Setup of the previous run:
==> flow/design.v (excerpt) <==
module top_cmd_uart #(
    parameter integer CLOCK_FREQ = 100_000_000,
    parameter integer BAUD_RATE  = 115200
)(
    input  logic       clk,
    input  logic       reset,
    input  logic       RxD,
    output logic       TxD,
    output logic [7:0] led
);
    logic [7:0] rx_byte;
    logic       rx_valid;
    Rx #(
        .clk_freq  (CLOCK_FREQ),
        .baud_rate (BAUD_RATE)
    ) u_rx (
        .clk_fpga   (clk),
        .reset      (reset),
        .RxD        (RxD),
        .RxData     (rx_byte),
        .data_valid (rx_valid)
    );
    logic [7:0] tx_data;
    logic       tx_start;
    logic       tx_free;
    Tx #(
        .CLOCK_FREQ (CLOCK_FREQ),
        .BAUD_RATE  (BAUD_RATE)
    ) u_tx (
        .clk    (clk),
        .reset  (reset),
        .ready  (tx_start),
        .tx_data(tx_data),
        .TxD    (TxD),
        .tdre   (tx_free)
    );
    logic       cmd_ready;
    logic       seq_sel;      
    logic [7:0] n_value;
    logic       cmd_ack;
    command_parser u_parser (
        .clk      (clk),
        .reset    (reset),
        .rx_byte  (rx_byte),
        .rx_valid (rx_valid),
        .cmd_ack  (cmd_ack),
        .cmd_ready(cmd_ready),
        .seq_sel  (seq_sel),
        .n_value  (n_value)
    );
  ...
Size in the first run: about 1,800 cells after synthesis, roughly 300 flip-flops, about 12 I/O pins, roughly 16,000 sq um of cells after synthesis.
Settings: LEC_CHECK=0, ABC_AREA=1, CAP_MARGIN=5, CELL_PAD_IN_SITES_DETAIL_PLACEMENT=1, CELL_PAD_IN_SITES_GLOBAL_PLACEMENT=1, CORE_ASPECT_RATIO=0.65, CORE_MARGIN=9, CORE_UTILIZATION=33, CTS_CLUSTER_SIZE=22, GPL_ROUTABILITY_DRIVEN=1, GPL_TIMING_DRIVEN=0, MAX_ROUTING_LAYER=met4, MIN_ROUTING_LAYER=met2, PLACE_DENSITY_LB_ADDON=0.15, SETUP_SLACK_MARGIN=1.01, SLEW_MARGIN=25, TNS_END_PERCENT=5; clock period 4.55 ns.
run.sh (not shown) runs the stock make flow with config.mk's settings and CLKGATE_MAP_FILE=.
The following lists how the current run was set up differently from the previous run:
- GPL_TIMING_DRIVEN removed (was 0)
- SLEW_MARGIN changed from 25 to 20
- CTS_CLUSTER_SIZE removed (was 22)
- GPL_ROUTABILITY_DRIVEN removed (was 1)
- CELL_PAD_IN_SITES_DETAIL_PLACEMENT removed (was 1)
- CORE_ASPECT_RATIO removed (was 0.65)
- MAX_ROUTING_LAYER removed (was met4)
- CAP_MARGIN changed from 5 to 20
- CORE_UTILIZATION changed from 33 to 40
- MIN_ROUTING_LAYER removed (was met2)
- CORE_MARGIN changed from 9 to 2
- TNS_END_PERCENT removed (was 5)
- ABC_AREA removed (was 1)
- SETUP_SLACK_MARGIN removed (was 1.01)
- PLACE_DENSITY_LB_ADDON removed (was 0.15)
- CELL_PAD_IN_SITES_GLOBAL_PLACEMENT removed (was 1)
- the clock period (ns, I/O delays scaled along) changed from 4.55 to 10.0
Notes after the runs:
The previous run → the current run: combinational cell fraction of total power went down by 1.5 points, utilization picked up an extra 6.8 points. When the final numbers for the current run and the previous run were put side by side, the post-layout worst setup margin turned out to be smaller in the previous run.


== zinc ==
top_cmd_uart again, from the RTL that the note above started with.
==> flow/design.v (excerpt) <==
module top_cmd_uart #(
    parameter integer CLOCK_FREQ = 100_000_000,
    parameter integer BAUD_RATE  = 115200
)(
    input  logic       clk,
    input  logic       reset,
    input  logic       RxD,
    output logic       TxD,
    output logic [7:0] led
);
    logic [7:0] rx_byte;
    logic       rx_valid;
    Rx #(
        .clk_freq  (CLOCK_FREQ),
        .baud_rate (BAUD_RATE)
    ) u_rx (
        .clk_fpga   (clk),
        .reset      (reset),
        .RxD        (RxD),
        .RxData     (rx_byte),
        .data_valid (rx_valid)
    );
    logic [7:0] tx_data;
    logic       tx_start;
    logic       tx_free;
    Tx #(
        .CLOCK_FREQ (CLOCK_FREQ),
        .BAUD_RATE  (BAUD_RATE)
    ) u_tx (
        .clk    (clk),
        .reset  (reset),
        .ready  (tx_start),
        .tx_data(tx_data),
        .TxD    (TxD),
        .tdre   (tx_free)
    );
    logic       cmd_ready;
    logic       seq_sel;      
    logic [7:0] n_value;
    logic       cmd_ack;
    command_parser u_parser (
        .clk      (clk),
        .reset    (reset),
        .rx_byte  (rx_byte),
        .rx_valid (rx_valid),
        .cmd_ack  (cmd_ack),
        .cmd_ready(cmd_ready),
        .seq_sel  (seq_sel),
        .n_value  (n_value)
    );
    logic        pad_start, pad_done;
    logic [31:0] pad_res;
    padovan_unit u_pad (
        .clk    (clk),
        .reset  (reset),
        .start  (pad_start),
        .n      (n_value),
        .result (pad_res),
        .done   (pad_done)
    );
    logic        mos_start, mos_done;
  ...
==> flow/config.mk <==
export PLATFORM = sky130hd
export DESIGN_NAME = top_cmd_uart
export DESIGN_NICKNAME = top_cmd_uart
export VERILOG_FILES = /design/flow/design.v
export SDC_FILE = /design/flow/constraint.sdc
export NUM_CORES = 4
export LEC_CHECK = 0
export CAP_MARGIN = 20
export CORE_MARGIN = 2
export CORE_UTILIZATION = 72
export PLACE_DENSITY_LB_ADDON = 0.0
export SETUP_SLACK_MARGIN = 0.68
export SLEW_MARGIN = 20
==> flow/constraint.sdc <==
create_clock -name core_clock -period 2.32 [get_ports {clk}]
set_input_delay 0.4640 -clock core_clock [delete_from_list [all_inputs] [get_ports {clk}]]
set_output_delay 0.4640 -clock core_clock [all_outputs]
set_load 0.01 [all_outputs]
zinc never completed, since it errored out during 5_1_grt.
Changes in onyx relative to zinc:
Settings: CTS_CLUSTER_SIZE now 51, previously not set; SETUP_SLACK_MARGIN no longer set, was 0.68; the clock period (ns, I/O delays scaled along) now 2.43, was 2.32.
Results
Complete run, failing final checks: onyx, reason negative setup slack.
Re count of input and output buffers: no difference whatsoever between onyx and zinc.
Worst setup timing slack at the placement stage: lower on onyx
Diff zinc..onyx | clock sink count | negligible
onyx has total setup buffers inserted after CTS below what zinc had.
onyx vs zinc — placed standard-cell area dropped about 2.5%.
Comparing onyx and zinc, post-cts resize count is lower on onyx.
Number of cells produced by synthesis: zinc vs onyx identical
Summary — half-perimeter wire length after detailed placement, onyx relative to zinc: lower, by about 1.7%.
No activity file was given, so power comes from the tool's default toggle rates.
